$ cat design.v
module signal_generator(input clk25,
       input rst,
       output hsyncOut,
       output vsyncOut,
       output [9:0] xposOut,
       output [9:0] yposOut);
reg
[9:0] xpos;
reg
[9:0] ypos;
wire
endline = (xpos == 799);
always
@(posedge clk25) begin
 if (rst || endline)
   xpos <= 0;
 else
   xpos <= xpos + 1;
end
always
@(posedge clk25) begin
 if (rst)
  ypos <= 0;
 else if (endline) begin
  if (ypos == 520)
   ypos <= 0;
  else
   ypos <= ypos + 1; 
 end
end
reg
hsync, vsync;
always
@(posedge clk25) begin
 if (rst) begin
 hsync <= 1'b1;
 vsync <= 1'b1;
 end else begin
 hsync <= ~(xpos > 664 && xpos
<= 759);   
 vsync <= ~(ypos == 490 || ypos ==
491);    
 end
end
assign
hsyncOut = hsync;
assign
vsyncOut = vsync;
assign
xposOut = xpos;
assign
yposOut = ypos;
endmodule
module game(input clk25,
    input rst,
    input [9:0] xpos,
    input [9:0] ypos,
    input rota,
    input rotb,
    input de,
    output red,
    output green,
    output blue);
reg [8:0] paddlePosition;
reg [27:0] counter;
always @(posedge clk25)
begin
 if (rst) begin
  counter <= 0;
  paddlePosition <= 160;
 end
 else begin
  counter <= counter + 1;
  if (counter == 250_000)
    begin
      counter <= 0;
if(rota || rotb)
begin
 if(rota) begin
  if(paddlePosition < 520)         
   paddlePosition <= paddlePosition + 3 ; 
 end
 else if(rotb) begin
  if(paddlePosition >= 0)         
   paddlePosition <= paddlePosition - 3;  
 end
end
end
 end
end
reg [9:0] ballX;
reg [8:0] ballY;
reg ballXpos, ballYpos;
reg Xbounce, Ybounce;
wire endOfFrame = (xpos == 0 && ypos == 480);
integer b; 
always @(posedge clk25) begin
 if (rst) begin
  ballX <= 0;
  ballY <= 0;
 end
 else if (endOfFrame) begin  
  if (ballX == 0 && ballY == 0) begin   
  ballX <= 25;
  ballY <= 280;  
  end
  else begin
   if (ballXpos ^ Xbounce) 
    ballX <= ballX + b;  
   else 
    ballX <= ballX - b;  
   if (ballYpos ^ Ybounce) 
    ballY <= ballY + b;   
   else
    ballY <= ballY - b;   
  end
 end 
end
reg [5:0] missTimer; 
reg brick_alive1;
reg brick_alive2;
reg brick_alive3;
reg brick_alive4;
reg brick_alive5;
reg brick_alive6;
reg brick_alive7;
reg brick_alive8;
reg brick_alive9; 
reg brick_alive10;
reg brick_alive11;
reg brick_alive12;
reg brick_alive13;
reg brick_alive14;
reg brick_alive15;
reg brick_alive16;
reg brick_alive17;
reg brick_alive18;
reg brick_alive19;
reg brick_alive20;
reg brick_alive21;
reg brick_alive22;
reg brick_alive23;
reg brick_alive24;
reg brick_alive25;
reg brick_alive26;
reg brick_alive27;
reg brick_alive28;
reg brick_alive29;
reg brick_alive30;
reg brick_alive31;
reg brick_alive32;
reg brick_alive33;
reg brick_alive34;
reg brick_alive35;
reg brick_alive36;
reg brick_alive37;
reg brick_alive38;  
reg brick_alive39;
reg brick_alive40;
reg brick_alive41;
reg brick_alive42;
reg brick_alive43;
reg brick_alive44;
reg brick_alive45; 
reg brick_alive46;
reg brick_alive47;
reg brick_alive48;
reg brick_alive49;
reg brick_alive50;
reg brick_alive51;
reg brick_alive52;
reg brick_alive53;
reg brick_alive54;
reg brick_alive55;
reg brick_alive56;
reg brick_alive57;
reg brick_alive58;
reg brick_alive59;
reg brick_alive60;
reg brick_alive61;
reg brick_alive62;
reg brick_alive63;
reg brick_alive64;
reg brick_alive65;
reg brick_alive66;
reg brick_alive67;
reg brick_alive68;
reg brick_alive69;
reg brick_alive70;
reg brick_alive71;
reg brick_alive72;
reg brick_alive73;
reg brick_alive74;
reg brick_alive75;
reg brick_alive76;
reg brick_alive77;
reg brick_alive78;
reg brick_alive79;
reg brick_alive80;
reg brick_alive81;
reg brick_alive82;
reg brick_alive83;
reg brick_alive84;
reg brick_alive85;
reg brick_alive86;
reg brick_alive87;
reg brick_alive88;
reg brick_alive89;
reg brick_alive90;
reg brick_alive91;
reg brick_alive92;
reg brick_alive93;
reg brick_alive94;
reg brick_alive95;
reg brick_alive96;
wire area = (xpos < 640 && ypos < 480);
wire top = (area && ypos <= 10);
wire bottom = (area && ypos >= 476);
wire left = (area && xpos <= 3);
wire right = (area && xpos >= 637);
wire border = (area && (left || right || top ));
wire brick1 = ((area && xpos >= 13 && xpos <=55 && ypos<=50 && ypos>=30)&& brick_alive1);
wire brick2 = ((area && xpos >= 65 && xpos <=107 && ypos<=50 && ypos>=30)&& brick_alive2);
wire brick3 = ((area && xpos >= 117 && xpos <=159 && ypos<=50 && ypos>=30)&& brick_alive3);
wire brick4 = ((area && xpos >= 169 && xpos <=211 && ypos<=50 && ypos>=30)&& brick_alive4);
wire brick5 = ((area && xpos >= 221 && xpos <=263 && ypos<=50 && ypos>=30)&& brick_alive5);
wire brick6 = ((area && xpos >= 273 && xpos <=315 && ypos<=50 && ypos>=30)&& brick_alive6);
wire brick7 = ((area && xpos >= 325 && xpos <=367 && ypos<=50 && ypos>=30)&& brick_alive7);
wire brick8 = ((area && xpos >= 377 && xpos <=419 && ypos<=50 && ypos>=30)&& brick_alive8);
wire brick9 = ((area && xpos >= 429 && xpos <=471 && ypos<=50 && ypos>=30)&& brick_alive9);
wire brick10 = ((area && xpos >= 481 && xpos <=523 && ypos<=50 && ypos>=30)&& brick_alive10);
wire brick11 = ((area && xpos >= 533 && xpos <=575 && ypos<=50 && ypos>=30)&& brick_alive11);
wire brick12 = ((area && xpos >= 585 && xpos <=627 && ypos<=50 && ypos>=30)&& brick_alive12);
wire brick13 = ((area && xpos >= 13 && xpos <=55 && ypos<=80 && ypos>=60)&& brick_alive13);
wire brick14 = ((area && xpos >= 65 && xpos <=107 && ypos<=80 && ypos>=60)&& brick_alive14);
wire brick15 = ((area && xpos >= 117 && xpos <=159 && ypos<=80 && ypos>=60)&& brick_alive15);
wire brick16 = ((area && xpos >= 169 && xpos <=211 && ypos<=80 && ypos>=60)&& brick_alive16);
wire brick17 = ((area && xpos >= 221 && xpos <=263 && ypos<=80 && ypos>=60)&& brick_alive17);
wire brick18 = ((area && xpos >= 273 && xpos <=315 && ypos<=80 && ypos>=60)&& brick_alive18);
wire brick19 = ((area && xpos >= 325 && xpos <=367 && ypos<=80 && ypos>=60)&& brick_alive19);
wire brick20 = ((area && xpos >= 377 && xpos <=419 && ypos<=80 && ypos>=60)&& brick_alive20);
wire brick21 = ((area && xpos >= 429 && xpos <=471 && ypos<=80 && ypos>=60)&& brick_alive21);
wire brick22 = ((area && xpos >= 481 && xpos <=523 && ypos<=80 && ypos>=60)&& brick_alive22);
wire brick23 = ((area && xpos >= 533 && xpos <=575 && ypos<=80 && ypos>=60)&& brick_alive23);
wire brick24 = ((area && xpos >= 585 && xpos <=627 && ypos<=80 && ypos>=60)&& brick_alive24);
wire brick25 = ((area && xpos >= 13 && xpos <=55 && ypos<=110 && ypos>=90)&& brick_alive25);
wire brick26 = ((area && xpos >= 65 && xpos <=107 && ypos<=110 && ypos>=90)&& brick_alive26);
wire brick27 = ((area && xpos >= 117 && xpos <=159 && ypos<=110 && ypos>=90)&& brick_alive27);
wire brick28 = ((area && xpos >= 169 && xpos <=211 && ypos<=110 && ypos>=90)&& brick_alive28);
wire brick29 = ((area && xpos >= 221 && xpos <=263 && ypos<=110 && ypos>=90)&& brick_alive29);
wire brick30 = ((area && xpos >= 273 && xpos <=315 && ypos<=110 && ypos>=90)&& brick_alive30);
wire brick31 = ((area && xpos >= 325 && xpos <=367 && ypos<=110 && ypos>=90)&& brick_alive31);
wire brick32 = ((area && xpos >= 377 && xpos <=419 && ypos<=110 && ypos>=90)&& brick_alive32);
wire brick33 = ((area && xpos >= 429 && xpos <=471 && ypos<=110 && ypos>=90)&& brick_alive33);
wire brick34 = ((area && xpos >= 481 && xpos <=523 && ypos<=110 && ypos>=90)&& brick_alive34);
wire brick35 = ((area && xpos >= 533 && xpos <=575 && ypos<=110 && ypos>=90)&& brick_alive35);
wire brick36 = ((area && xpos >= 585 && xpos <=627 && ypos<=110 && ypos>=90)&& brick_alive36);
wire brick37 = ((area && xpos >= 13 && xpos <=55 && ypos<=140 && ypos>=120)&& brick_alive37);
wire brick38 = ((area && xpos >= 65 && xpos <=107 && ypos<=140 && ypos>=120)&& brick_alive38);
wire brick39 = ((area && xpos >= 117 && xpos <=159 && ypos<=140 && ypos>=120)&& brick_alive39);
wire brick40 = ((area && xpos >= 169 && xpos <=211 && ypos<=140 && ypos>=120)&& brick_alive40);
wire brick41 = ((area && xpos >= 221 && xpos <=263 && ypos<=140 && ypos>=120)&& brick_alive41);
wire brick42 = ((area && xpos >= 273 && xpos <=315 && ypos<=140 && ypos>=120)&& brick_alive42);
wire brick43 = ((area && xpos >= 325 && xpos <=367 && ypos<=140 && ypos>=120)&& brick_alive43);
wire brick44 = ((area && xpos >= 377 && xpos <=419 && ypos<=140 && ypos>=120)&& brick_alive44);
wire brick45 = ((area && xpos >= 429 && xpos <=471 && ypos<=140 && ypos>=120)&& brick_alive45);
wire brick46 = ((area && xpos >= 481 && xpos <=523 && ypos<=140 && ypos>=120)&& brick_alive46);
wire brick47 = ((area && xpos >= 533 && xpos <=575 && ypos<=140 && ypos>=120)&& brick_alive47);
wire brick48 = ((area && xpos >= 585 && xpos <=627 && ypos<=140 && ypos>=120)&& brick_alive48);
wire brick49 = ((area && xpos >= 13 && xpos <=55 && ypos<=170 && ypos>=150)&& brick_alive49);
wire brick50 = ((area && xpos >= 65 && xpos <=107 && ypos<=170 && ypos>=150)&& brick_alive50);
wire brick51 = ((area && xpos >= 117 && xpos <=159 && ypos<=170 && ypos>=150)&& brick_alive51);
wire brick52 = ((area && xpos >= 169 && xpos <=211 && ypos<=170 && ypos>=150)&& brick_alive52);
wire brick53 = ((area && xpos >= 221 && xpos <=263 && ypos<=170 && ypos>=150)&& brick_alive53);
wire brick54 = ((area && xpos >= 273 && xpos <=315 && ypos<=170 && ypos>=150)&& brick_alive54);
wire brick55 = ((area && xpos >= 325 && xpos <=367 && ypos<=170 && ypos>=150)&& brick_alive55);
wire brick56 = ((area && xpos >= 377 && xpos <=419 && ypos<=170 && ypos>=150)&& brick_alive56);
wire brick57 = ((area && xpos >= 429 && xpos <=471 && ypos<=170 && ypos>=150)&& brick_alive57);
wire brick58 = ((area && xpos >= 481 && xpos <=523 && ypos<=170 && ypos>=150)&& brick_alive58);
wire brick59 = ((area && xpos >= 533 && xpos <=575 && ypos<=170 && ypos>=150)&& brick_alive59);
wire brick60 = ((area && xpos >= 585 && xpos <=627 && ypos<=170 && ypos>=150)&& brick_alive60);
wire brick61 = ((area && xpos >= 13 && xpos <=55 && ypos<=200 && ypos>=180)&& brick_alive61);
wire brick62 = ((area && xpos >= 65 && xpos <=107 && ypos<=200 && ypos>=180)&& brick_alive62);
wire brick63 = ((area && xpos >= 117 && xpos <=159 && ypos<=200 && ypos>=180)&& brick_alive63);
wire brick64 = ((area && xpos >= 169 && xpos <=211 && ypos<=200 && ypos>=180)&& brick_alive64);
wire brick65 = ((area && xpos >= 221 && xpos <=263 && ypos<=200 && ypos>=180)&& brick_alive65);
wire brick66 = ((area && xpos >= 273 && xpos <=315 && ypos<=200 && ypos>=180)&& brick_alive66);
wire brick67 = ((area && xpos >= 325 && xpos <=367 && ypos<=200 && ypos>=180)&& brick_alive67);
wire brick68 = ((area && xpos >= 377 && xpos <=419 && ypos<=200 && ypos>=180)&& brick_alive68);
wire brick69 = ((area && xpos >= 429 && xpos <=471 && ypos<=200 && ypos>=180)&& brick_alive69);
wire brick70 = ((area && xpos >= 481 && xpos <=523 && ypos<=200 && ypos>=180)&& brick_alive70);
wire brick71 = ((area && xpos >= 533 && xpos <=575 && ypos<=200 && ypos>=180)&& brick_alive71);
wire brick72 = ((area && xpos >= 585 && xpos <=627 && ypos<=200 && ypos>=180)&& brick_alive72);
wire brick73 = ((area && xpos >= 13 && xpos <=55 && ypos<=230 && ypos>=210)&& brick_alive73);
wire brick74 = ((area && xpos >= 65 && xpos <=107 && ypos<=230 && ypos>=210)&& brick_alive74);
wire brick75 = ((area && xpos >= 117 && xpos <=159 && ypos<=230 && ypos>=210)&& brick_alive75);
wire brick76 = ((area && xpos >= 169 && xpos <=211 && ypos<=230 && ypos>=210)&& brick_alive76);
wire brick77 = ((area && xpos >= 221 && xpos <=263 && ypos<=230 && ypos>=210)&& brick_alive77);
wire brick78 = ((area && xpos >= 273 && xpos <=315 && ypos<=230 && ypos>=210)&& brick_alive78);
wire brick79 = ((area && xpos >= 325 && xpos <=367 && ypos<=230 && ypos>=210)&& brick_alive79);
wire brick80 = ((area && xpos >= 377 && xpos <=419 && ypos<=230 && ypos>=210)&& brick_alive80);
wire brick81 = ((area && xpos >= 429 && xpos <=471 && ypos<=230 && ypos>=210)&& brick_alive81);
wire brick82 = ((area && xpos >= 481 && xpos <=523 && ypos<=230 && ypos>=210)&& brick_alive82);
wire brick83 = ((area && xpos >= 533 && xpos <=575 && ypos<=230 && ypos>=210)&& brick_alive83);
wire brick84 = ((area && xpos >= 585 && xpos <=627 && ypos<=230 && ypos>=210)&& brick_alive84);
wire brick85 = ((area && xpos >= 13 && xpos <=55 && ypos<=260 && ypos>=240)&& brick_alive85);
wire brick86 = ((area && xpos >= 65 && xpos <=107 && ypos<=260 && ypos>=240)&& brick_alive86);
wire brick87 = ((area && xpos >= 117 && xpos <=159 && ypos<=260 && ypos>=240)&& brick_alive87);
wire brick88 = ((area && xpos >= 169 && xpos <=211 && ypos<=260 && ypos>=240)&& brick_alive88);
wire brick89 = ((area && xpos >= 221 && xpos <=263 && ypos<=260 && ypos>=240)&& brick_alive89);
wire brick90 = ((area && xpos >= 273 && xpos <=315 && ypos<=260 && ypos>=240)&& brick_alive90);
wire brick91 = ((area && xpos >= 325 && xpos <=367 && ypos<=260 && ypos>=240)&& brick_alive91);
wire brick92 = ((area && xpos >= 377 && xpos <=419 && ypos<=260 && ypos>=240)&& brick_alive92);
wire brick93 = ((area && xpos >= 429 && xpos <=471 && ypos<=260 && ypos>=240)&& brick_alive93);
wire brick94 = ((area && xpos >= 481 && xpos <=523 && ypos<=260 && ypos>=240)&& brick_alive94);
wire brick95 = ((area && xpos >= 533 && xpos <=575 && ypos<=260 && ypos>=240)&& brick_alive95);
wire brick96 = ((area && xpos >= 585 && xpos <=627 && ypos<=260 && ypos>=240)&& brick_alive96);
integer a;
wire paddle = (xpos >= paddlePosition+4 && xpos <= paddlePosition+80+a && ypos >= 440 && ypos <= 447); 
wire ball = (xpos >= ballX && xpos <= ballX+5 && ypos >= ballY && ypos <= ballY+5); 
wire background = (area && !(border || paddle || ball));
wire missed = area && missTimer != 0;
assign red   = { missed || border || paddle || ball || brick1 || brick2 || brick3 || brick4 || brick5 || brick6 || brick7 || brick8 
                                                 || brick9 || brick10 || brick11 || brick12 || brick13 || brick14 || brick15 || brick16 
                 || brick17 || brick18 || brick19 || brick20 || brick21 || brick22 || brick23 || brick24 
                 || brick73 || brick74 || brick75 || brick76 || brick77 || brick78 || brick79 || brick80 
                 || brick81 || brick82 || brick83 || brick84 || brick85 || brick86 || brick87 || brick88 
                 || brick89 || brick90 || brick91 || brick92 || brick93 || brick94 || brick95 || brick96};
assign green = {  missed ||  border || paddle ||ball || brick25 || brick26 || brick27 || brick28 || brick29 || brick32
                 || brick33 || brick34 || brick35 || brick36 || brick37 || brick38 || brick39 || brick40 
                 || brick41 || brick42 || brick43 || brick44 || brick45 || brick46 || brick47 || brick48 
                 || brick49 || brick50 || brick51 || brick52 || brick53 || brick54 || brick55 || brick56 
                 || brick57 || brick58 || brick59 || brick60 || brick61 || brick62 || brick63 || brick64 
                 || brick65 || brick66 || brick67 || brick68 || brick69 || brick70 || brick71 || brick72 
                 || brick73 || brick74 || brick75 || brick76 || brick77 || brick78 || brick79 || brick80 
                 || brick81 || brick82 || brick83 || brick84 || brick85 || brick86 || brick87 || brick88 
                 || brick89 || brick90 || brick91 || brick92 || brick93 || brick94 || brick95 || brick96 };
assign blue  = {  missed ||  border || paddle || ball || brick25 || brick26 || brick27 || brick28 || brick29 || brick30 || brick31 || brick32 
                 || brick33 || brick34 || brick35 || brick36 || brick37 || brick38 || brick39 || brick40 
               || brick41 || brick42 || brick43 || brick44 || brick45 || brick46 || brick47 || brick48};
always @(posedge clk25) begin
 if (rst) begin
  Xbounce <= 0;
  Ybounce <= 0;
  ballXpos <= 1;
  ballYpos <= 1;
  missTimer <= 0;
a=4;
b=3;
brick_alive1=1;
brick_alive2=1;
brick_alive3=1;
brick_alive4=1;
brick_alive5=1;
brick_alive6=1;
brick_alive7=1;
brick_alive8=1;
brick_alive9=1;
brick_alive10=1;
brick_alive11=1;
brick_alive12=1;
brick_alive13=1;
brick_alive14=1;
brick_alive15=1;
brick_alive16=1;
brick_alive17=1;
brick_alive18=1;
brick_alive19=1;
brick_alive20=1;
brick_alive21=1;
brick_alive22=1;
brick_alive23=1;
brick_alive24=1;
brick_alive25=1;
brick_alive26=1;
brick_alive27=1;
brick_alive28=1;
brick_alive29=1;
brick_alive30=1;
brick_alive31=1;
brick_alive32=1;
brick_alive33=1;
brick_alive34=1;
brick_alive35=1;
brick_alive36=1;
brick_alive37=1;
brick_alive38=1;
brick_alive39=1;
brick_alive40=1;
brick_alive41=1;
brick_alive42=1;
brick_alive43=1;
brick_alive44=1;
brick_alive45=1;
brick_alive46=1;
brick_alive47=1;
brick_alive48=1;
brick_alive49=1;
brick_alive50=1;
brick_alive51=1;
brick_alive52=1;
brick_alive53=1;
brick_alive54=1;
brick_alive55=1;
brick_alive56=1;
brick_alive57=1;
brick_alive58=1;
brick_alive59=1;
brick_alive60=1;
brick_alive61=1;
brick_alive62=1;
brick_alive63=1;
brick_alive64=1;
brick_alive65=1;
brick_alive66=1;
brick_alive67=1;
brick_alive68=1;
brick_alive69=1;
brick_alive70=1;
brick_alive71=1;
brick_alive72=1;
brick_alive73=1;
brick_alive74=1;
brick_alive75=1;
brick_alive76=1;
brick_alive77=1;
brick_alive78=1;
brick_alive79=1;
brick_alive80=1;
brick_alive81=1;
brick_alive82=1;
brick_alive83=1;
brick_alive84=1;
brick_alive85=1;
brick_alive86=1;
brick_alive87=1;
brick_alive88=1;
brick_alive89=1;
brick_alive90=1;
brick_alive91=1;
brick_alive92=1;
brick_alive93=1;
brick_alive94=1;
brick_alive95=1;
brick_alive96=1;
 end
 else if (!endOfFrame) begin
  if (ball && (left || right))
   Xbounce <= 1;
  if (ball && (top || bottom || (paddle && ballYpos)))
   Ybounce <= 1;
  if (ball && bottom)
   missTimer <= 60; 
   if (de==1'b1) begin
a=4;
b=3;
brick_alive1=1;
brick_alive2=1;
brick_alive3=1;
brick_alive4=1;
brick_alive5=1;
brick_alive6=1;
brick_alive7=1;
brick_alive8=1;
brick_alive9=1; 
brick_alive10=1;
brick_alive11=1;
brick_alive12=1;
brick_alive13=1;
brick_alive14=1;
brick_alive15=1;
brick_alive16=1;
brick_alive17=1;
brick_alive18=1;
brick_alive19=1;
brick_alive20=1;
brick_alive21=1;
brick_alive22=1;
brick_alive23=1;
brick_alive24=1;
brick_alive25=1;
brick_alive26=1;
brick_alive27=1;
brick_alive28=1;
brick_alive29=1;
brick_alive30=1;
brick_alive31=1;
brick_alive32=1;
brick_alive33=1;
brick_alive34=1;
brick_alive35=1;
brick_alive36=1;
brick_alive37=1;
brick_alive38=1;  
brick_alive39=1;
brick_alive40=1;
brick_alive41=1;
brick_alive42=1;
brick_alive43=1;
brick_alive44=1;
brick_alive45=1; 
brick_alive46=1;
brick_alive47=1;
brick_alive48=1;
brick_alive49=1;
brick_alive50=1;
brick_alive51=1;
brick_alive52=1;
brick_alive53=1;
brick_alive54=1;
brick_alive55=1;
brick_alive56=1;
brick_alive57=1;
brick_alive58=1;
brick_alive59=1;
brick_alive60=1;
brick_alive61=1;
brick_alive62=1;
brick_alive63=1;
brick_alive64=1;
brick_alive65=1;
brick_alive66=1;
brick_alive67=1;
brick_alive68=1;
brick_alive69=1;
brick_alive70=1;
brick_alive71=1;
brick_alive72=1;
brick_alive73=1;
brick_alive74=1;
brick_alive75=1;
brick_alive76=1;
brick_alive77=1;
brick_alive78=1;
brick_alive79=1;
brick_alive80=1;
brick_alive81=1;
brick_alive82=1;
brick_alive83=1;
brick_alive84=1;
brick_alive85=1;
brick_alive86=1;
brick_alive87=1;
brick_alive88=1;
brick_alive89=1;
brick_alive90=1;
brick_alive91=1;
brick_alive92=1;
brick_alive93=1;
brick_alive94=1;
brick_alive95=1;
brick_alive96=1;
   end
     if (ball && (area && xpos >= 13 && xpos <=55 && ypos<=50 && ypos>=30)) 
     brick_alive1 = 0;
     if (ball && (area && xpos >= 65 && xpos <=107 && ypos<=50 && ypos>=30)) 
     brick_alive2=0;
     if (ball&& (area && xpos >= 117 && xpos <=159 && ypos<=50 && ypos>=30))
     brick_alive3=0;
     if ( ball && (area && xpos >= 169 && xpos <=211 && ypos<=50 && ypos>=30)) 
    brick_alive4=0;
     if ( ball && (area && xpos >= 221 && xpos <=263 && ypos<=50 && ypos>=30)) 
    brick_alive5=0;
     if ( ball&& (area && xpos >= 273 && xpos <=315 && ypos<=50 && ypos>=30)) 
    brick_alive6=0;
     if (ball&& (area && xpos >= 325 && xpos <=367 && ypos<=50 && ypos>=30)) begin
    brick_alive7=0;
    end
     if ( ball&& (area && xpos >= 377 && xpos <=419 && ypos<=50 && ypos>=30)) begin
    brick_alive8=0;
    end
     if ( ball&& (area && xpos >= 429 && xpos <=471 && ypos<=50 && ypos>=30)) begin
    brick_alive9=0;
    end
     if ( ball && (area && xpos >= 481 && xpos <=523 && ypos<=50 && ypos>=30)) begin
    brick_alive10=0;
    end
     if ( ball && (area && xpos >= 533 && xpos <=575 && ypos<=50 && ypos>=30)) begin
    brick_alive11=0;
    end
     if ( ball && (area && xpos >= 585 && xpos <=627 && ypos<=50 && ypos>=30)) begin
    brick_alive12=0;
    end
     if (ball && (area && xpos >= 13 && xpos <=55 && ypos<=80 && ypos>=60))begin
     brick_alive13 = 0;
    end
     if (ball && (area && xpos >= 65 && xpos <=107 && ypos<=80 && ypos>=60)) begin
     brick_alive14=0;
    end
     if (ball&& (area && xpos >= 117 && xpos <=159 && ypos<=80 && ypos>=60))begin
     brick_alive15=0;
    end
     if ( ball && (area && xpos >= 169 && xpos <=211 && ypos<=80 && ypos>=60)) begin
    brick_alive16=0;
    end
     if ( ball && (area && xpos >= 221 && xpos <=263 && ypos<=80 && ypos>=60)) begin
    brick_alive17=0;
    end
     if ( ball&& (area && xpos >= 273 && xpos <=315 && ypos<=80 && ypos>=60)) begin
    brick_alive18=0;
    end
     if (ball&& (area && xpos >= 325 && xpos <=367 && ypos<=80 && ypos>=60)) begin
    brick_alive19=0;
    end
     if ( ball&& (area && xpos >= 377 && xpos <=419 && ypos<=80 && ypos>=60)) begin
    brick_alive20=0;
    end
     if ( ball&& (area && xpos >= 429 && xpos <=471 && ypos<=80 && ypos>=60)) begin
    brick_alive21=0;
    end
     if ( ball && (area && xpos >= 481 && xpos <=523 && ypos<=80 && ypos>=60)) begin
    brick_alive22=0;
    end
     if ( ball && (area && xpos >= 533 && xpos <=575 && ypos<=80 && ypos>=60)) begin
    brick_alive23=0;
    end
     if ( ball && (area && xpos >= 585 && xpos <=627 && ypos<=80 && ypos>=60)) begin
    brick_alive24=0;
    end
     if (ball && (area && xpos >= 13 && xpos <=55 && ypos<=110 && ypos>=90)) begin
     brick_alive25 = 0;
    end
     if (ball && (area && xpos >= 65 && xpos <=107 && ypos<=110 && ypos>=90)) begin
     brick_alive26=0;
    end
     if (ball&& (area && xpos >= 117 && xpos <=159 && ypos<=110 && ypos>=90))begin
     brick_alive27=0;
    end
     if ( ball && (area && xpos >= 169 && xpos <=211 && ypos<=110 && ypos>=90)) begin
    brick_alive28=0;
    end
     if ( ball && (area && xpos >= 221 && xpos <=263 && ypos<=110 && ypos>=90)) begin
    brick_alive29=0;
    end
     if ( ball&& (area && xpos >= 273 && xpos <=315 && ypos<=110 && ypos>=90)) begin
    brick_alive30=0;
    a=40;
    end
     if (ball&& (area && xpos >= 325 && xpos <=367 && ypos<=110 && ypos>=90)) begin
    brick_alive31=0;
    b=5;
    end
     if ( ball&& (area && xpos >= 377 && xpos <=419 && ypos<=110 && ypos>=90)) begin
    brick_alive32=0;
    end
     if ( ball&& (area && xpos >= 429 && xpos <=471 && ypos<=110 && ypos>=90)) begin
    brick_alive33=0;
    end
     if ( ball && (area && xpos >= 481 && xpos <=523 && ypos<=110 && ypos>=90)) begin
    brick_alive34=0;
    end
     if ( ball && (area && xpos >= 533 && xpos <=575 && ypos<=110 && ypos>=90)) begin
    brick_alive35=0;
    end
     if ( ball && (area && xpos >= 585 && xpos <=627 && ypos<=110 && ypos>=90)) begin
    brick_alive36=0;
    end
     if (ball && (area && xpos >= 13 && xpos <=55 && ypos<=140 && ypos>=120))begin
     brick_alive37 = 0;
    end
     if (ball && (area && xpos >= 65 && xpos <=107 && ypos<=140 && ypos>=120)) begin
     brick_alive38=0;
    end
     if (ball&& (area && xpos >= 117 && xpos <=159 && ypos<=140 && ypos>=120))begin
     brick_alive39=0;
    end
     if ( ball && (area && xpos >= 169 && xpos <=211 && ypos<=140 && ypos>=120)) begin
    brick_alive40=0;
    end
     if ( ball && (area && xpos >= 221 && xpos <=263 && ypos<=140 && ypos>=120)) begin
    brick_alive41=0;
    end
     if ( ball&& (area && xpos >= 273 && xpos <=315 && ypos<=140 && ypos>=120)) begin
    brick_alive42=0;
    end
     if (ball&& (area && xpos >= 325 && xpos <=367 && ypos<=140 && ypos>=120)) begin
    brick_alive43=0;
    end
     if ( ball&& (area && xpos >= 377 && xpos <=419 && ypos<=140 && ypos>=120)) begin
    brick_alive44=0;
    end
     if ( ball&& (area && xpos >= 429 && xpos <=471 && ypos<=140 && ypos>=120)) begin
    brick_alive45=0;
    end
     if ( ball && (area && xpos >= 481 && xpos <=523 && ypos<=140 && ypos>=120)) begin
    brick_alive46=0;
    end
     if ( ball && (area && xpos >= 533 && xpos <=575 && ypos<=140 && ypos>=120)) begin
    brick_alive47=0;
    end
     if ( ball && (area && xpos >= 585 && xpos <=627 && ypos<=140 && ypos>=120)) begin
    brick_alive48=0;
    end
     if (ball && (area && xpos >= 13 && xpos <=55 && ypos<=170 && ypos>=150)) begin
     brick_alive49 = 0;
    end
     if (ball && (area && xpos >= 65 && xpos <=107 && ypos<=170 && ypos>=150)) begin
     brick_alive50=0;
    end
     if (ball&& (area && xpos >= 117 && xpos <=159 && ypos<=170 && ypos>=150))begin
     brick_alive51=0;
    end
     if ( ball && (area && xpos >= 169 && xpos <=211 && ypos<=170 && ypos>=150)) begin
    brick_alive52=0;
    end
     if ( ball && (area && xpos >= 221 && xpos <=263 && ypos<=170 && ypos>=150)) begin
    brick_alive53=0;
    end
     if ( ball&& (area && xpos >= 273 && xpos <=315 && ypos<=170 && ypos>=150)) begin
    brick_alive54=0;
    end
     if (ball&& (area && xpos >= 325 && xpos <=367 && ypos<=170 && ypos>=150)) begin
    brick_alive55=0;
    end
     if ( ball&& (area && xpos >= 377 && xpos <=419 && ypos<=170 && ypos>=150)) begin
    brick_alive56=0;
    end
     if ( ball&& (area && xpos >= 429 && xpos <=471 && ypos<=170 && ypos>=150)) begin
    brick_alive57=0;
    end
     if ( ball && (area && xpos >= 481 && xpos <=523 && ypos<=170 && ypos>=150)) begin
    brick_alive58=0;
    end
     if ( ball && (area && xpos >= 533 && xpos <=575 && ypos<=170 && ypos>=150)) begin
    brick_alive59=0;
    end
     if ( ball && (area && xpos >= 585 && xpos <=627 && ypos<=170 && ypos>=150)) begin
    brick_alive60=0;
    end
     if (ball && (area && xpos >= 13 && xpos <=55 && ypos<=200 && ypos>=180)) begin
     brick_alive61 = 0;
    end
     if (ball && (area && xpos >= 65 && xpos <=107 && ypos<=200 && ypos>=180)) begin
     brick_alive62=0;
    end
     if (ball&& (area && xpos >= 117 && xpos <=159 && ypos<=200 && ypos>=180))begin
     brick_alive63=0;
    end
     if ( ball && (area && xpos >= 169 && xpos <=211 && ypos<=200 && ypos>=180)) begin
    brick_alive64=0;
    end
     if ( ball && (area && xpos >= 221 && xpos <=263 && ypos<=200 && ypos>=180)) begin
    brick_alive65=0;
    end
     if ( ball&& (area && xpos >= 273 && xpos <=315 && ypos<=200 && ypos>=180)) begin
    brick_alive66=0;
    end
     if (ball&& (area && xpos >= 325 && xpos <=367 && ypos<=200 && ypos>=180)) begin
    brick_alive67=0;
    end
     if ( ball&& (area && xpos >= 377 && xpos <=419 && ypos<=200 && ypos>=180)) begin
    brick_alive68=0;
    end
     if ( ball&& (area && xpos >= 429 && xpos <=471 && ypos<=200 && ypos>=180)) begin
    brick_alive69=0;   
    end
     if ( ball && (area && xpos >= 481 && xpos <=523 && ypos<=200 && ypos>=180)) begin
    brick_alive70=0;
    end
     if ( ball && (area && xpos >= 533 && xpos <=575 && ypos<=200 && ypos>=180)) begin
    brick_alive71=0;
    end
     if ( ball && (area && xpos >= 585 && xpos <=627 && ypos<=200 && ypos>=180)) begin
    brick_alive72=0;
    end
     if (ball && (area && xpos >= 13 && xpos <=55 && ypos<=230 && ypos>=210)) begin
     brick_alive73 =0;
    end
     if (ball && (area && xpos >= 65 && xpos <=107 && ypos<=230 && ypos>=210)) begin
     brick_alive74=0;
    end
     if (ball&& (area && xpos >= 117 && xpos <=159 && ypos<=230 && ypos>=210))begin
     brick_alive75=0;
    end
     if ( ball && (area && xpos >= 169 && xpos <=211 && ypos<=230 && ypos>=210)) begin
    brick_alive76=0;
    end
     if ( ball && (area && xpos >= 221 && xpos <=263 && ypos<=230 && ypos>=210)) begin
    brick_alive77=0;
    end
     if ( ball&& (area && xpos >= 273 && xpos <=315 && ypos<=230 && ypos>=210)) begin
    brick_alive78=0;
    end
     if (ball&& (area && xpos >= 325 && xpos <=367 && ypos<=230 && ypos>=210)) begin
    brick_alive79=0;
    end
     if ( ball&& (area && xpos >= 377 && xpos <=419 && ypos<=230 && ypos>=210)) begin
    brick_alive80=0;
    end
     if ( ball&& (area && xpos >= 429 && xpos <=471 && ypos<=230 && ypos>=210)) begin
    brick_alive81=0;
    end
     if ( ball && (area && xpos >= 481 && xpos <=523 && ypos<=230 && ypos>=210)) begin
    brick_alive82=0;
    end
     if ( ball && (area && xpos >= 533 && xpos <=575 && ypos<=230 && ypos>=210)) begin
    brick_alive83=0;
    end
     if ( ball && (area && xpos >= 585 && xpos <=627 && ypos<=230 && ypos>=210)) begin
    brick_alive84=0;
    end
     if (ball && (area && xpos >= 13 && xpos <=55 && ypos<=260 && ypos>=240)) begin
     brick_alive85 = 0;
    end
     if (ball && (area && xpos >= 65 && xpos <=107 && ypos<=260 && ypos>=240)) begin
     brick_alive86=0;
    end
     if (ball&& (area && xpos >= 117 && xpos <=159 && ypos<=260 && ypos>=240))begin
     brick_alive87=0;
    end
     if ( ball && (area && xpos >= 169 && xpos <=211 && ypos<=260 && ypos>=240)) begin
    brick_alive88=0;
    end
     if ( ball && (area && xpos >= 221 && xpos <=263 && ypos<=260 && ypos>=240)) begin
    brick_alive89=0;
    end
     if ( ball&& (area && xpos >= 273 && xpos <=315 && ypos<=260 && ypos>=240)) begin
    brick_alive90=0;
    end
     if (ball&& (area && xpos >= 325 && xpos <=367 && ypos<=260 && ypos>=240)) begin
    brick_alive91=0;
    end
     if ( ball&& (area && xpos >= 377 && xpos <=419 && ypos<=260 && ypos>=240)) begin
    brick_alive92=0;
    end
     if ( ball&& (area && xpos >= 429 && xpos <=471 && ypos<=260 && ypos>=240)) begin
    brick_alive93=0;
    end
     if ( ball && (area && xpos >= 481 && xpos <=523 && ypos<=260 && ypos>=240)) begin
    brick_alive94=0;
    end
     if ( ball && (area && xpos >= 533 && xpos <=575 && ypos<=260 && ypos>=240)) begin
    brick_alive95=0;
    end
     if ( ball && (area && xpos >= 585 && xpos <=627 && ypos<=260 && ypos>=240)) begin
    brick_alive96=0;
    end    
 end
  else begin
  if (ballX == 0 && ballY == 0) begin 
   ballXpos <= 1;
   ballYpos <= 1;
   Xbounce <= 0;
   Ybounce <= 0;
  end 
  else begin
   if (Xbounce)
    ballXpos <= ~ballXpos;
   if (Ybounce)
    ballYpos <= ~ballYpos;   
   Xbounce <= 0;  
   Ybounce <= 0;  
   if (missTimer != 0)
    missTimer <= missTimer - 1;
  end
 end
end  
endmodule
module breakout(
    input  clk,
    input  rst,
    input  rota,
    input  rotb,
    input  de,
    output red,
    output green,
    output blue,
    output hsync,
    output vsync
    );
wire [9:0] xpos;
wire [9:0] ypos;
signal_generator signal_generator_inst(clk, rst, hsync, vsync, xpos, ypos);
game game_inst(clk, rst, xpos, ypos, ~rota, ~rotb, ~de, red, green, blue);
endmodule
$ cat run.sh
#!/bin/bash
# the make line also repeats each setting of config.mk as NAME=value (left out here)
make -C /OpenROAD-flow-scripts/flow DESIGN_CONFIG=/design/flow/config.mk WORK_HOME=/design/flow/orfs CLKGATE_MAP_FILE= finish
$ cat config.mk
export PLATFORM = sky130hd
export DESIGN_NAME = breakout
export DESIGN_NICKNAME = breakout
export VERILOG_FILES = /design/flow/design.v
export SDC_FILE = /design/flow/constraint.sdc
export NUM_CORES = 4
export LEC_CHECK = 0
export ABC_AREA = 1
export CAP_MARGIN = 0
export CORE_ASPECT_RATIO = 0.68
export CORE_MARGIN = 2
export CORE_UTILIZATION = 72
export CTS_CLUSTER_DIAMETER = 99
export CTS_CLUSTER_SIZE = 97
export GPL_ROUTABILITY_DRIVEN = 0
export GPL_TIMING_DRIVEN = 1
export HOLD_SLACK_MARGIN = 0.29
export PLACE_DENSITY_LB_ADDON = 0.11
export SETUP_SLACK_MARGIN = 2.18
export SLEW_MARGIN = 40
$ cat constraint.sdc
create_clock -name core_clock -period 7.37 [get_ports {clk}]
set_input_delay 1.4740 -clock core_clock [delete_from_list [all_inputs] [get_ports {clk}]]
set_output_delay 1.4740 -clock core_clock [all_outputs]
set_load 0.01 [all_outputs]
==> results of run 1 <==
[per-stage QoR]
stage          hold slack (ns)  instances  utilization (%)  setup WS (ns)  area (sq um)
5_1_grt                  0.500       2076             79.6           2.16         13400
2_1_floorplan            0.433       1843                -           3.29         12500
6_report                 0.464       2076             79.6           2.30         13400
4_1_cts                  0.463       2068             78.7           2.20         13300
3_5_place_dp             0.453       2036             74.9           2.34         12600
3_3_place_gp             0.446       2034             74.6           2.42         12600
[area by class of cell]
type	instances	area share, %
clock inverters	11	1.10
inverters	204	5.72
multi-input cells	1403	58.0
repair buffers	26	1.84
flip-flops and latches	186	27.9
clock buffers	21	3.43
well taps	225	2.09
[repair_timing]
item,CTS,global route
endpoints found under the hold margin,0,0
gates resized,9,29
setup endpoints to repair,3,3
buffers inserted,0,8
pin swaps,0,5
[per-layer routing]
metal	track usage [%]	wire length [um]	up-vias
li1	-	-	6078
met1	55.3	15400	5849
met2	56.4	14800	755
met3	8.98	4210	110
met4	12.9	905	0
met5	0	0	-
==> out/results.tsv, run 1 <==
metric	value	unit
max_freq	197	MHz
reg2reg_from	signal_generator_inst.ypos[0]$_SDFFE_PP0P_	
ys_types	56	
worst_setup_path_end_kind	output pin	
edf_count	0	
synthArstFlopShare	0	%
adder_share	10.6	%
r2r_cells	12	
crit_buf_inv	4	
area_leaders	dfxtp_1 30%, nand2_1 11%, ha_1 9.9%	
p_clk_share	45.3	%
syn_area	0.0125	sq mm
largest_area_cell	dfxtp_1	
grt_pass1_vias	11700	
timing.slew.headroom	47.8	%
ys_cells	1843	
power_frac_comb	7.7	%
yosys.area_share.aoi	13.4	%
drcViolationCount	0	
switching_share	26.1	%
nNetsFinal	1946	
initCoreUtil	73.9	%
hp-class	flop to flop	
crit_chain	inv_1 -> a21oi_2 -> inv_1 -> nand2_4 -> nor2_1 -> nand2_2 -> inv_2 -> nand3_1 -> nand2_1 -> nor2_1 -> nand2_1 -> nor2_1 -> nand2_1 -> nor2_2 -> nand2_1 -> clkdlybuf4s50_1	
cts.sinks	186	
comb_area	0.00779	sq mm
skew	0.0146	ns
ys.warnings.count	2	
p_clk	0.977	mW
peakVddDrop	0.134	mV
p_leak	5.97	nW
first_pass_iters	6	
crit_path_start_kind	flop	
wl_per_cell	17.0	um
ctsHoldBuffers	0	
cts_max_level	4	
cp_max_fo	11	
hold_end	game_inst.missTimer[0]$_SDFFE_PP0P_	
cts-buffers-inserted	17	
cts_tree	built	
crit_start	signal_generator_inst.xpos[8]$_SDFF_PP0_	
overflow	0	
slowest_delay	0.70	ns
worst_path_dominant_cell_family	simple AND/OR/NAND/NOR gates	
area_growth	7.75	%
top_area_share	29.8	%
die_w	164	um
vias_per_cell	6.16	
warnings	38	
top_logic_kind	simple AND/OR/NAND/NOR gates	
ant_nets	0	
powerSeq	1.01	mW
r2r-end	game_inst.brick_alive66$_SDFFE_PP1P_	
n_antenna_cell	0	
seqCellArea	0.00374	sq mm
rsz0062_at_grt	no	
cpMostUsedCell	nand2_1	
yosys_most_used_dff	dfxtp_1	
grtUsageTotal	38.4	%
path_class	flop to output pin	
p_int	1.60	mW
worstHoldStart	game_inst.missTimer[0]$_SDFFE_PP0P_	
rows	39	
drtIter0Drc	1975	
post-synth-top-count-cell	nand2_1	
reg2reg_slack	3.77	ns
seq_power_share	47.0	%
clkTransAtPathRegs	0.07	ns
fillers	1236	
finalSetupViolCount	0	
critPathSlowestCell	dfxtp_1	
vias	12800	
slew_violations	0	
p_switching	0.562	mW
port_buffers	9	
finalHoldViolCount	0	
die_area	0.0184	sq mm
cp_num_cells	16	
synth_seq_share	29.8	%
hpwl	25300	um
coreArea	0.0169	sq mm
yosys-stat-area	0.0125	sq mm
layout_min_cycle_time	5.07	ns
worst_pin_slew	0.779	ns
power_density	160	mW/mm^2
avgSynthCellArea	6.77	sq um
comb-power	0.166	mW
p_total	2.16	mW
cp-endpoint	blue	
synthCells	1843	
netlist_top_cells_count	370 x nand2_1, 299 x nor2_1, 186 x dfxtp_1	
ys_sh_xor	4.14	%
synth_flops	186	
finalCritPeriodShare	68.8	%
maxPowerGroup	registers	
root_buffer	clkbuf_16	
die_h	113	um
grt_max_degree	61	
worstPathArrival	3.59	ns
status	no timing/DRC/antenna violations	
cp.required	5.90	ns
maxCapViolCount	0	
grt_first_pass_wirelength	57100	um
fp_nets	1951	
clock_path_buffers	2	
holdPathStages	2	
finalWirelength	35300	um
tns	0	ns
mux_share	0	%
synth-simple-area-share	33.3	%
io-pin-count	10	
clkLatencyLatePin	0.45	ns
antenna_found_initial	0	
==> run 2: changes to the inputs <==
- CORE_ASPECT_RATIO: 0.68 -> default
- CTS_CLUSTER_SIZE: 97 -> 92
- GPL_ROUTABILITY_DRIVEN: 0 -> 1
- SETUP_SLACK_MARGIN: 2.18 -> 1.96
- SLEW_MARGIN: 40 -> 25
==> run 2 against run 1 <==
- cell area shrank 1.4%
- first-iteration DRC count decreased by 48%
- routed wire length is 4.2% lower
- combinational power decreased by about 10%
- largest power group unchanged
==> out/results.tsv, run 2 <==
metric	value	unit	change
status	no timing/DRC/antenna violations		
path_class	flop to output pin		
worst_path_dominant_cell_family	simple AND/OR/NAND/NOR gates		
maxPowerGroup	registers		
grt_first_pass_wirelength	55600	um	-2.7%
syn_area	0.0125	sq mm	unchanged
dpl.cell_count	2034		-0.098%
crit_start	game_inst.ballX[4]$_SDFFE_PP0P_		
layoutNonFillerInstCount	2066		-0.48%
io-pin-count	10		unchanged
ys_sh_xor	4.14	%	unchanged
use_met1	48.4	%	-7.0 points
power_density	159	mW/mm^2	-0.84%
cts-buffers-inserted	17		unchanged
finalCritPeriodShare	70.5	%	+1.7 points
rows	48		+23%
seq_power_share	48.1	%	+1.1 points
cts_tree	built		
cp.required	5.90	ns	about the same
p_clk	0.945	mW	-3.3%
synth-simple-area-share	33.3	%	unchanged
hp-class	flop to flop		
fillers	1348		+9.1%
switching_share	28.1	%	+2.0 points
slew_violations	0		unchanged
drtIter0Drc	1032		-48%
critPathSlowestCell	clkdlybuf4s50_1		
p_leak	5.88	nW	-1.5%
slowest_delay	0.55	ns	-0.15 ns
skew	0.0145	ns	-0.000127 ns
place_ws	2.40	ns	+0.0623 ns
area_growth	6.21	%	
synthArstFlopShare	0	%	unchanged
p_switching	0.592	mW	+5.3%
tns	0	ns	unchanged
layout_min_cycle_time	5.19	ns	+0.126 ns
cts.sinks	186		unchanged
holdPathStages	2		unchanged
cp_max_fo	8		-3
nNetsFinal	1936		-0.51%
clkTransAtPathRegs	0.08	ns	about the same
power_frac_comb	7.1	%	-0.6 points
ys_types	56		unchanged
ys.warnings.count	2		unchanged
cts_max_level	4		unchanged
antenna_found_initial	0		unchanged
synth_seq_share	29.8	%	unchanged
r2r_cells	11		-1
ctsHoldBuffers	0		unchanged
finalWirelength	33800	um	-4.2%
globalRouteMet3Util	7.97	%	-1.0 points
grtUsageTotal	37.3	%	-1.1 points
worst_pin_slew	1.09	ns	+0.312 ns
gr-max-usage-layer	met2		
overflow	0		unchanged
hpwl	24100	um	-5.0%
netlist_top_cells_count	370 x nand2_1, 299 x nor2_1, 186 x dfxtp_1		
gp_congestion	1.01		
first_pass_iters	8		+2
edf_count	0		unchanged
finalHoldViolCount	0		unchanged
avgSynthCellArea	6.77	sq um	unchanged
grt_pass1_vias	11700		-0.34%
p_int	1.52	mW	-4.9%
mux_share	0	%	unchanged
p_clk_share	44.8	%	-0.5 points
vias	12500		-2.2%
yosys_most_used_dff	dfxtp_1		
ys_cells	1843		unchanged
max_freq	193	MHz	-2.4%
finalSetupViolCount	0		unchanged
maxCapViolCount	0		unchanged
grt_max_degree	80		+31%
adder_share	10.6	%	unchanged
grt_use_met2	60.8	%	+4.4 points
worstHoldStart	game_inst.missTimer[0]$_SDFFE_PP0P_		
ant_nets	0		unchanged
vias_per_cell	6.05		-1.7%
crit_chain	inv_1 -> nor3_4 -> nand2_1 -> nor2_1 -> nand3_1 -> xor2_1 -> ha_1 -> nand2_1 -> nor2_1 -> nand4_1 -> nand2_1 -> inv_1 -> nand2_1 -> nand3_4 -> nand3_2 -> inv_1 -> nand3_1 -> clkdlybuf4s50_1		
synthCells	1843		unchanged
wl_per_cell	16.4	um	-3.7%
largest_area_cell	dfxtp_1		
root_buffer	clkbuf_16		
worstPathArrival	3.72	ns	+0.13 ns
cpMostUsedCell	nand2_1		
crit_path_start_kind	flop		
reg2reg_slack	3.59	ns	-0.18 ns
clkLatencyLatePin	0.45	ns	about the same
fp_nets	1951		unchanged
crit_buf_inv	4		unchanged
reg2reg_from	signal_generator_inst.ypos[0]$_SDFFE_PP0P_		
p_total	2.11	mW	-2.3%
r2r-end	game_inst.brick_alive6$_SDFFE_PP1P_		
timing.slew.headroom	26.7	%	-21 points
clock_path_buffers	2		unchanged
initCoreUtil	72.9	%	-1.0 points
synth_flops	186		unchanged
hold_end	game_inst.missTimer[0]$_SDFFE_PP0P_		
cp_num_cells	18		+2
warnings	37		-2.6%
coreArea	0.0171	sq mm	+1.4%
cp-endpoint	red		
fin_util	77.4	%	-2.2 points
comb-power	0.149	mW	-10%
setup_slack	2.18	ns	-0.126 ns
yosys-stat-area	0.0125	sq mm	unchanged
powerSeq	1.01	mW	about the same
top_logic_kind	simple AND/OR/NAND/NOR gates		
drcViolationCount	0		unchanged
top_area_share	29.8	%	unchanged
yosys.area_share.aoi	13.4	%	unchanged
die_w	136	um	-17%
area_leaders	dfxtp_1 30%, nand2_1 11%, ha_1 9.9%		
port_buffers	9		unchanged
rsz0062_at_grt	no		
die_h	136	um	+21%
die_area	0.0184	sq mm	-0.11%
peakVddDrop	0.153	mV	+14%
worst_setup_path_end_kind	output pin		
n_antenna_cell	0		unchanged
post-synth-top-count-cell	nand2_1		
==> run 2: layout make-up <==
cell class              instances  area [sq um]  share of cell area, %
clock buffers                  17           425                   3.21
multi-input cells            1403          7710                   58.2
flip-flops and latches        186          3730                   28.1
clock inverters                15           193                   1.45
well taps                     225           282                   2.12
inverters                     204           769                   5.81
repair buffers                 16           143                   1.08
==> run 2: metal layers <==
layer,vias up,routed length [um]
met5,-,0
met4,0,1010
met3,98,2980
met2,604,15500
met1,5743,14200
li1,6063,-
==> run 2: through the flow <==
step           hold slack, ns  cell area [sq um]
2_1_floorplan           0.433              12500
3_3_place_gp            0.444              12600
3_5_place_dp            0.456              12600
4_1_cts                 0.466              13200
5_1_grt                 0.490              13300
6_report                0.463              13300
==> run 2: what timing repair did <==
action                     4_1_cts  5_1_grt
gates resized                    1       13
pin swaps                        0        0
hold endpoints to repair         0        0
setup endpoints to repair        3        3
buffers inserted                 0        0
==> run 3: changes to the inputs <==
- ABC_AREA: 1 -> default
- CAP_MARGIN: 0 -> 20
- CORE_UTILIZATION: 72 -> 66
- CTS_CLUSTER_DIAMETER: 99 -> default
- CTS_CLUSTER_SIZE: 92 -> default
- GPL_ROUTABILITY_DRIVEN: 1 -> default
- GPL_TIMING_DRIVEN: 1 -> default
- HOLD_SLACK_MARGIN: 0.29 -> default
- PLACE_DENSITY_LB_ADDON: 0.11 -> default
- SETUP_SLACK_MARGIN: 1.96 -> default
- SLEW_MARGIN: 25 -> 20
- clock period: 7.37 -> 13.0 ns (I/O delays scaled with it)
==> run 3 against run 2 <==
- critical endpoint is now blue
- final cell count decreased by 26%
- sequential share of layout area increased by 3.1 points
- first-iteration DRC count decreased by 15%
- die size decreased by 3.2%
- clock-buffer cell count unchanged
- power decreased by 44%
- sequential power decreased by 43%
- highest routed layer unchanged
- utilization decreased by 4.9 points
- area after synthesis decreased by 11%
==> out/results.tsv, run 3 <==
metric	value	unit	change
n_antenna_cell	0		unchanged
slew_violations	0		unchanged
top_layer	met4		
postCtsResizedCells	0		-1
worst_setup_path_end_kind	output pin		
netlist_top_cells_count	186 x dfxtp_1, 154 x nor2_1, 112 x a21oi_1		
avgSynthCellArea	8.35	sq um	+23%
p_leak	4.40	nW	-25%
grtUsageTotal	32.6	%	-4.7 points
dpl.cell_count	1504		-26%
die_h	133	um	-1.6%
ys.warnings.count	2		unchanged
area_growth	7.88	%	
antenna_found_initial	0		unchanged
timing.slew.headroom	25.9	%	-0.85 points
yosys.area_share.aoi	21.5	%	+8.1 points
dr_wl_met3	1710	um	-43%
holdPathStages	1		-1
r2r-end	game_inst.ballY[8]$_SDFFE_PP0P_		
cts.sinks	186		unchanged
synthArstFlopShare	0	%	unchanged
yosys_most_used_dff	dfxtp_1		
root_buffer	clkbuf_16		
synth-simple-area-share	20.9	%	-12 points
syn_area	0.0111	sq mm	-11%
port_buffers	9		unchanged
p_clk_share	45.3	%	+0.5 points
coreArea	0.0165	sq mm	-3.8%
gp_congestion	0.903		-10%
finalWirelength	28200	um	-17%
top_area_share	33.7	%	+3.8 points
seqCellArea	0.00372	sq mm	-0.10%
power_frac_comb	5.7	%	-1.4 points
worstPathArrival	5.16	ns	+1.44 ns
max_freq	129	MHz	
die_w	133	um	-1.6%
ctsHoldBuffers	0		unchanged
critPathSlowestCell	nor4b_1		
area_leaders	dfxtp_1 34%, ha_1 11%, nor2_1 5.2%		
cp_max_fo	10		+2
finalHoldViolCount	0		unchanged
switching_share	25.9	%	-2.2 points
worst_pin_slew	1.10	ns	+0.0111 ns
grt_first_pass_wirelength	47000	um	-15%
rows	47		-2.1%
worstHoldStart	game_inst.counter[0]$_SDFF_PP0_		
wl_per_cell	18.3	um	+12%
synthCells	1324		-28%
vias_per_cell	6.31		+4.1%
yosys-stat-area	0.0111	sq mm	-11%
synth_flops	186		unchanged
edf_count	0		unchanged
maxPowerGroup	registers		
nNetsFinal	1411		-27%
post-synth-top-count-cell	dfxtp_1		
p_switching	0.304	mW	-49%
mux_share	0.543	%	+0.54 points
die_area	0.0178	sq mm	-3.2%
finalCritPeriodShare	59.7	%	-11 points
initCoreUtil	67.2	%	-5.7 points
rsz0062_at_grt	no		
powerSeq	0.575	mW	-43%
peakVddDrop	0.0981	mV	-36%
p_int	0.871	mW	-43%
vias	9685		-23%
hold_end	game_inst.counter[0]$_SDFF_PP0_		
clkTransAtPathRegs	0.08	ns	about the same
reg2reg_slack	9.30	ns	+5.71 ns
overflow	0		unchanged
status	no timing/DRC/antenna violations		
path_class	flop to output pin		
hp-class	flop to flop		
p_clk	0.532	mW	-44%
routed-wl-met2	12900	um	-17%
ant_nets	0		unchanged
ys_cells	1324		-28%
clkLatencyLatePin	0.45	ns	about the same
drcViolationCount	0		unchanged
cts-buffers-inserted	17		unchanged
tns	0	ns	unchanged
io-pin-count	10		unchanged
cp_num_cells	15		-3
hpwl	19700	um	-18%
maxCapViolCount	0		unchanged
grt_max_degree	95		+19%
comb-power	0.0673	mW	-55%
crit_path_start_kind	flop		
drt-met1-wl	12800	um	-10%
cts_tree	built		
cp-endpoint	blue		
layoutNonFillerInstCount	1536		-26%
largest_area_cell	dfxtp_1		
ys_sh_xor	7.36	%	+3.2 points
drtIter0Drc	881		-15%
warnings	39		+5.4%
crit_buf_inv	1		-3
fillers	1315		-2.4%
seq_power_share	49.0	%	+0.9 points
first_pass_iters	7		-1
skew	0.0116	ns	-0.00288 ns
synth_seq_share	33.7	%	+3.8 points
finalSetupViolCount	0		unchanged
fp_nets	1432		-27%
grt_pass1_vias	9106		-22%
slowest_delay	0.70	ns	+0.15 ns
cp.required	10.40	ns	+4.50 ns
top_logic_kind	AND-OR/OR-AND gates		
layout_min_cycle_time	7.76	ns	
adder_share	11.9	%	+1.4 points
worst_path_dominant_cell_family	AND-OR/OR-AND gates		
crit_chain	ha_1 -> ha_1 -> a21oi_1 -> nor2_1 -> o32ai_1 -> xor2_1 -> ha_1 -> nand4_1 -> a21oi_1 -> a21oi_1 -> o211a_1 -> nor4_1 -> nor4b_1 -> o21ai_0 -> clkdlybuf4s50_1		
post_cts_buffers	0		unchanged
clock_path_buffers	2		unchanged
reg2reg_from	game_inst.ballYpos$_SDFFE_PP1P_		
ys_types	77		+38%
whs	0.460	ns	-0.00329 ns
r2r_cells	11		unchanged
comb_area	0.00693	sq mm	-10%
power_density	98.4	mW/mm^2	-38%
crit_start	game_inst.paddlePosition[4]$_SDFFE_PP0P_		
cts_max_level	4		unchanged
run 3: cell type report:
cell class	instances	share of cell area, %
repair buffers	22	1.57
well taps	220	2.31
inverters	57	1.79
flip-flops and latches	186	31.2
multi-input cells	1019	58.1
clock inverters	15	1.50
clock buffers	17	3.56
run 3: metal layers:
metal,track usage [%],vias up
li1,-,4766
met4,11.3,0
met1,44.6,4565
met3,4.87,61
met2,52.9,293
met5,0,-
run 3: metrics by stage:
stage / instance area [sq um] / util (%) / power [mW] / setup slack, ns
floorplan: 11100 / - / 0.637 / 7.16
global placement: 11300 / 68.8 / 0.653 / 6.04
detailed placement: 11300 / 68.8 / 0.654 / 5.86
CTS: 11900 / 72.4 / 1.18 / 5.38
global route: 11900 / 72.5 / 1.21 / 4.92
finish: 11900 / 72.5 / 1.17 / 5.24
==> run 4: changes to the inputs <==
- ABC_AREA: default -> 0
- CORE_ASPECT_RATIO: default -> 0.96
- CORE_MARGIN: 2 -> 10
- CORE_UTILIZATION: 66 -> 31
- CTS_CLUSTER_DIAMETER: default -> 213
- GPL_ROUTABILITY_DRIVEN: default -> 1
- GPL_TIMING_DRIVEN: default -> 1
- PLACE_DENSITY: default -> 0.5
- SETUP_SLACK_MARGIN: default -> 1.39
- SLEW_MARGIN: 20 -> 5
- clock period: 13.0 -> 18.1 ns (I/O delays scaled with it)
==> run 4 against run 3 <==
- sequential power down 28%
- still clean on timing, DRC and antenna
- non-clock buffer count grew 7
- setup slack better by 4.1 ns
- critical path type unchanged
==> out/results.tsv, run 4 <==
metric	value	unit	change
post_cts_buffers	0		unchanged
cp.required	14.48	ns	+4.08 ns
clkTransAtPathRegs	0.07	ns	about the same
first_pass_iters	7		unchanged
tns	0	ns	unchanged
antenna_found_initial	0		unchanged
grtUsageTotal	14.8	%	-18 points
worstHoldStart	game_inst.counter[0]$_SDFF_PP0_		
worst_pin_slew	1.01	ns	-0.0924 ns
grt_max_degree	95		unchanged
slowest_delay	0.58	ns	-0.12 ns
die_h	205	um	+54%
vias_per_cell	5.37		-15%
vias	9505		-1.9%
r2r_cells	14		+3
cts_tree	built		
crit_buf_inv	1		unchanged
crit_start	game_inst.paddlePosition[4]$_SDFFE_PP0P_		
warnings	37		-5.1%
p_clk_share	45.6	%	+0.3 points
synth_flops	186		unchanged
p_switching	0.225	mW	-26%
rows	67		+43%
worst_setup_path_end_kind	output pin		
finalHoldViolCount	0		unchanged
skew	0.0276	ns	+0.0160 ns
r2r-end	game_inst.brick_alive4$_SDFFE_PP1P_		
post-synth-top-count-cell	dfxtp_1		
slew_violations	0		unchanged
reg2reg_slack	14.57	ns	+5.27 ns
die_w	213	um	+59%
top_area_share	33.7	%	unchanged
p_int	0.627	mW	-28%
clkLatencyLatePin	0.47	ns	+0.02 ns
finalWirelength	31400	um	+11%
area_growth	11.1	%	
reg2reg_from	game_inst.ballX[0]$_SDFFE_PP0P_		
overflow	0		unchanged
comb_area	0.00693	sq mm	about the same
die_area	0.0436	sq mm	+150%
nNetsFinal	1418		+0.50%
fp_nets	1432		unchanged
cts.sinks	186		unchanged
synth_seq_share	33.7	%	unchanged
dpl.cell_count	1737		+15%
wl_per_cell	17.7	um	-3.3%
cts-buffers-inserted	17		unchanged
initCoreUtil	31.6	%	-36 points
clock_path_buffers	2		unchanged
drtIter0Drc	833		-5.4%
finalCritPeriodShare	48.5	%	-11 points
port_buffers	9		unchanged
maxCapViolCount	0		unchanged
yosys.area_share.aoi	21.5	%	unchanged
gp_congestion	0.858		-5.0%
holdPathStages	1		unchanged
postCtsResizedCells	0		unchanged
p_leak	4.45	nW	+1.1%
crit_path_start_kind	flop		
ys_types	77		unchanged
timing.slew.headroom	32.7	%	+6.8 points
finalSetupViolCount	0		unchanged
cts_max_level	4		unchanged
critPathSlowestCell	nor4b_1		
cp-endpoint	blue		
seq_power_share	48.5	%	-0.5 points
netlist_top_cells_count	186 x dfxtp_1, 154 x nor2_1, 112 x a21oi_1		
rsz0062_at_grt	no		
cp_num_cells	17		+2
cp_max_fo	10		unchanged
synthArstFlopShare	0	%	unchanged
n_antenna_cell	0		unchanged
ys_cells	1324		unchanged
yosys-stat-area	0.0111	sq mm	unchanged
grt_first_pass_wirelength	51700	um	+10%
peakVddDrop	0.0631	mV	-36%
hold_end	game_inst.counter[0]$_SDFF_PP0_		
p_clk	0.388	mW	-27%
layout_min_cycle_time	8.78	ns	
adder_share	11.9	%	unchanged
power_density	69.3	mW/mm^2	-30%
io-pin-count	10		unchanged
mux_share	0.543	%	unchanged
drcViolationCount	0		unchanged
ys_sh_xor	7.36	%	unchanged
comb-power	0.0503	mW	-25%
ys.warnings.count	2		unchanged
largest_area_cell	dfxtp_1		
max_freq	114	MHz	
cpMostUsedCell	a21oi_1		
seqCellArea	0.00372	sq mm	unchanged
path_class	flop to output pin		
grt_pass1_vias	9197		+1.0%
yosys_most_used_dff	dfxtp_1		
syn_area	0.0111	sq mm	unchanged
powerSeq	0.413	mW	-28%
top_logic_kind	AND-OR/OR-AND gates		
synthCells	1324		unchanged
power_frac_comb	5.9	%	+0.2 points
root_buffer	clkbuf_16		
hp-class	flop to flop		
synth-simple-area-share	20.9	%	unchanged
switching_share	26.4	%	+0.51 points
fillers	3712		+180%
coreArea	0.0350	sq mm	+110%
ant_nets	0		unchanged
area_leaders	dfxtp_1 34%, ha_1 11%, nor2_1 5.2%		
ctsHoldBuffers	0		unchanged
worstPathArrival	5.16	ns	about the same
status	no timing/DRC/antenna violations		
worst_path_dominant_cell_family	AND-OR/OR-AND gates		
crit_chain	ha_1 -> ha_1 -> a21oi_1 -> nor2b_1 -> o21ai_0 -> o21ai_0 -> a21oi_1 -> xor2_1 -> ha_1 -> nand4_1 -> a21oi_1 -> a21oi_1 -> o211a_1 -> nor4_1 -> nor4b_1 -> o21ai_0 -> clkdlybuf4s50_1		
hpwl	22400	um	+14%
layoutNonFillerInstCount	1771		+15%
maxPowerGroup	registers		
edf_count	0		unchanged
avgSynthCellArea	8.35	sq um	unchanged
-- run 4: area by class of cell --
type | count | area share, %
inverter | 57 | 1.74
multi-input combinational | 1019 | 56.4
timing repair buffer | 29 | 2.12
clock buffer | 17 | 3.46
sequential | 186 | 30.3
tap | 448 | 4.56
clock inverter | 15 | 1.44
-- run 4: per-layer routing --
| metal | track usage, % | up-vias | routed length, um |
|---|---|---|---|
| met5 | 0 | - | 0 |
| met4 | 4.18 | 0 | 408 |
| met3 | 2.32 | 24 | 1160 |
| met2 | 23.0 | 174 | 14000 |
| met1 | 20.8 | 4520 | 15800 |
| li1 | - | 4787 | - |
-- run 4: through the flow --
stage | util, % | hold WS (ns) | area [sq um] | worst slack [ns] | power [mW]
floorplan | - | 0.426 | 11100 | 11.24 | 0.457
global placement | 33.2 | 0.443 | 11600 | 9.83 | 0.472
detailed placement | 33.3 | 0.453 | 11700 | 9.77 | 0.473
CTS | 35.0 | 0.470 | 12300 | 9.25 | 0.866
global route | 35.1 | 0.486 | 12300 | 8.92 | 0.886
finish | 35.1 | 0.467 | 12300 | 9.32 | 0.852
==> run 5: changes to the inputs <==
- ABC_AREA: 0 -> 1
- CORE_ASPECT_RATIO: 0.96 -> default
- CORE_MARGIN: 10 -> 2
- CORE_UTILIZATION: 31 -> 72
- CTS_CLUSTER_DIAMETER: 213 -> 90
- CTS_CLUSTER_SIZE: default -> 72
- GPL_ROUTABILITY_DRIVEN: 1 -> default
- GPL_TIMING_DRIVEN: 1 -> default
- PLACE_DENSITY: 0.5 -> default
- PLACE_DENSITY_LB_ADDON: default -> 0.01
- SETUP_SLACK_MARGIN: 1.39 -> 2.18
- SLEW_MARGIN: 5 -> 20
- clock period: 18.1 -> 7.37 ns (I/O delays scaled with it)
==> run 5 against run 4 <==
- still clean on timing, DRC and antenna
- power went up to 2.5 times the previous value
- first-iteration DRC count is 45% higher
- sequential power is 140% higher
- critical endpoint is now green
==> out/results.tsv, run 5 <==
metric	value	unit	change
seq_power_share	47.2	%	-1.3 points
post-synth-top-count-cell	nand2_1		
die_h	136	um	-34%
finalHoldViolCount	0		unchanged
reg2reg_slack	3.86	ns	-10.71 ns
area_leaders	dfxtp_1 30%, nand2_1 11%, ha_1 9.9%		
ant_nets	0		unchanged
finalSetupViolCount	0		unchanged
crit_chain	ha_1 -> ha_1 -> nand2_1 -> o21ai_2 -> buf_4 -> nand3b_1 -> xnor2_1 -> ha_1 -> nand3_1 -> nand2_1 -> nand2_1 -> nand3_2 -> nand3_4 -> nor2_4 -> nand2_1 -> clkdlybuf4s50_1		
ys.warnings.count	2		unchanged
power_density	160	mW/mm^2	+130%
root_buffer	clkbuf_16		
ys_cells	1843		+39%
maxPowerGroup	registers		
initCoreUtil	72.9	%	+41 points
p_int	1.53	mW	+140%
worst_pin_slew	1.10	ns	+0.0902 ns
rsz0062_at_grt	no		
netlist_top_cells_count	370 x nand2_1, 299 x nor2_1, 186 x dfxtp_1		
drtIter0Drc	1206		+45%
synthArstFlopShare	0	%	unchanged
power_frac_comb	7.2	%	+1.3 points
drt-met1-wl	14300	um	-9.4%
finalCritPeriodShare	69.0	%	+20 points
vias_per_cell	6.05		+13%
top_logic_kind	simple AND/OR/NAND/NOR gates		
die_area	0.0184	sq mm	-58%
cts.sinks	186		unchanged
synth-simple-area-share	33.3	%	+12 points
crit_path_start_kind	flop		
worst_setup_path_end_kind	output pin		
holdPathStages	2		+1
powerSeq	1.01	mW	+140%
yosys.area_share.aoi	13.4	%	-8.1 points
r2r-end	game_inst.brick_alive84$_SDFFE_PP1P_		
tns	0	ns	unchanged
worstHoldStart	game_inst.Ybounce$_SDFFE_PP0P_		
n_antenna_cell	0		unchanged
ys_types	56		-27%
gp_congestion	1.05		+23%
warnings	37		unchanged
hp-class	flop to flop		
yosys_most_used_dff	dfxtp_1		
adder_share	10.6	%	-1.4 points
cp.required	5.90	ns	-8.58 ns
avgSynthCellArea	6.77	sq um	-19%
reg2reg_from	signal_generator_inst.ypos[0]$_SDFFE_PP0P_		
clkTransAtPathRegs	0.09	ns	+0.02 ns
nNetsFinal	1942		+37%
worst_path_dominant_cell_family	adder cells		
status	no timing/DRC/antenna violations		
grtUsageTotal	37.3	%	+22 points
port_buffers	9		unchanged
cts_max_level	4		unchanged
maxCapViolCount	0		unchanged
p_clk_share	45.5	%	about the same
synth_seq_share	29.8	%	-3.8 points
overflow	0		unchanged
crit_buf_inv	2		+1
finalWirelength	34300	um	+9.2%
grt_max_degree	80		-16%
skew	0.0140	ns	-0.0137 ns
cp_max_fo	7		-3
top_layer	met4		
routed-wl-met2	15900	um	+13%
clkLatencyLatePin	0.46	ns	about the same
ys_sh_xor	4.14	%	-3.2 points
setup_slack	2.29	ns	-7.04 ns
hold_end	game_inst.Ybounce$_SDFFE_PP0P_		
place_ws	2.40	ns	-7.37 ns
grt_first_pass_wirelength	55200	um	+6.9%
top_area_share	29.8	%	-3.8 points
synth_flops	186		unchanged
first_pass_iters	9		+2
io-pin-count	10		unchanged
drcViolationCount	0		unchanged
timing.slew.headroom	26.1	%	-6.5 points
cts_tree	built		
clock_path_buffers	2		unchanged
cp-endpoint	green		
antenna_found_initial	0		unchanged
slew_violations	0		unchanged
layout_min_cycle_time	5.08	ns	
p_leak	5.94	nW	+33%
die_w	136	um	-36%
edf_count	0		unchanged
area_growth	7.24	%	
cp_num_cells	16		-1
cpMostUsedCell	nand2_1		
coreArea	0.0171	sq mm	-51%
syn_area	0.0125	sq mm	+13%
critPathSlowestCell	clkdlybuf4s50_1		
crit_start	game_inst.paddlePosition[4]$_SDFFE_PP0P_		
r2r_cells	13		-1
peakVddDrop	0.170	mV	+170%
mux_share	0	%	-0.54 points
yosys-stat-area	0.0125	sq mm	+13%
synthCells	1843		+39%
worstPathArrival	3.61	ns	-1.55 ns
slowest_delay	0.53	ns	-0.05 ns
hpwl	23900	um	+6.7%
path_class	flop to output pin		
grt_pass1_vias	11400		+24%
vias	12500		+32%
wl_per_cell	16.6	um	-6.6%
p_clk	0.977	mW	+150%
fp_nets	1951		+36%
comb-power	0.155	mW	+210%
cts-buffers-inserted	17		unchanged
switching_share	28.8	%	+2.5 points
rows	48		-28%
dr_wl_met3	2930	um	+150%
largest_area_cell	dfxtp_1		
max_freq	197	MHz	
p_switching	0.619	mW	+180%
-- run 5: layout make-up --
type	instances	area [sq um]
clock buffer	17	425
fill	1356	3740
tap	225	282
timing repair buffer	22	201
multi-input combinational	1403	7750
clock inverter	15	204
sequential	186	3750
inverter	204	769
-- run 5: through the flow --
stage               hold WS (ns)  cells  utilization [%]  instance area (sq um)  power (mW)
finish                     0.476   2072             78.2                  13400        2.15
global route               0.492   2072             78.2                  13400        2.20
CTS                        0.476   2068             77.4                  13300        2.14
detailed placement         0.462   2036             73.6                  12600        1.18
global placement           0.448   2036             73.6                  12600        1.18
floorplan                  0.433   1843                -                  12500        1.15
-- run 5: per-layer routing --
layer / track usage [%] / vias to the layer above
li1: - / 6085
met1: 48.9 / 5704
met2: 60.9 / 627
met3: 6.70 / 124
met4: 14.8 / 0
met5: 0 / -
-- run 5: what timing repair did --
| item | 4_1_cts | 5_1_grt |
|---|---|---|
| hold buffers | 0 | 0 |
| setup endpoints to repair | 3 | 3 |
| gates resized | 13 | 25 |
| setup buffers | 0 | 3 |
| pin swaps | 1 | 6 |
Power figures rest on the tool's default switching activity, not on a simulated workload.
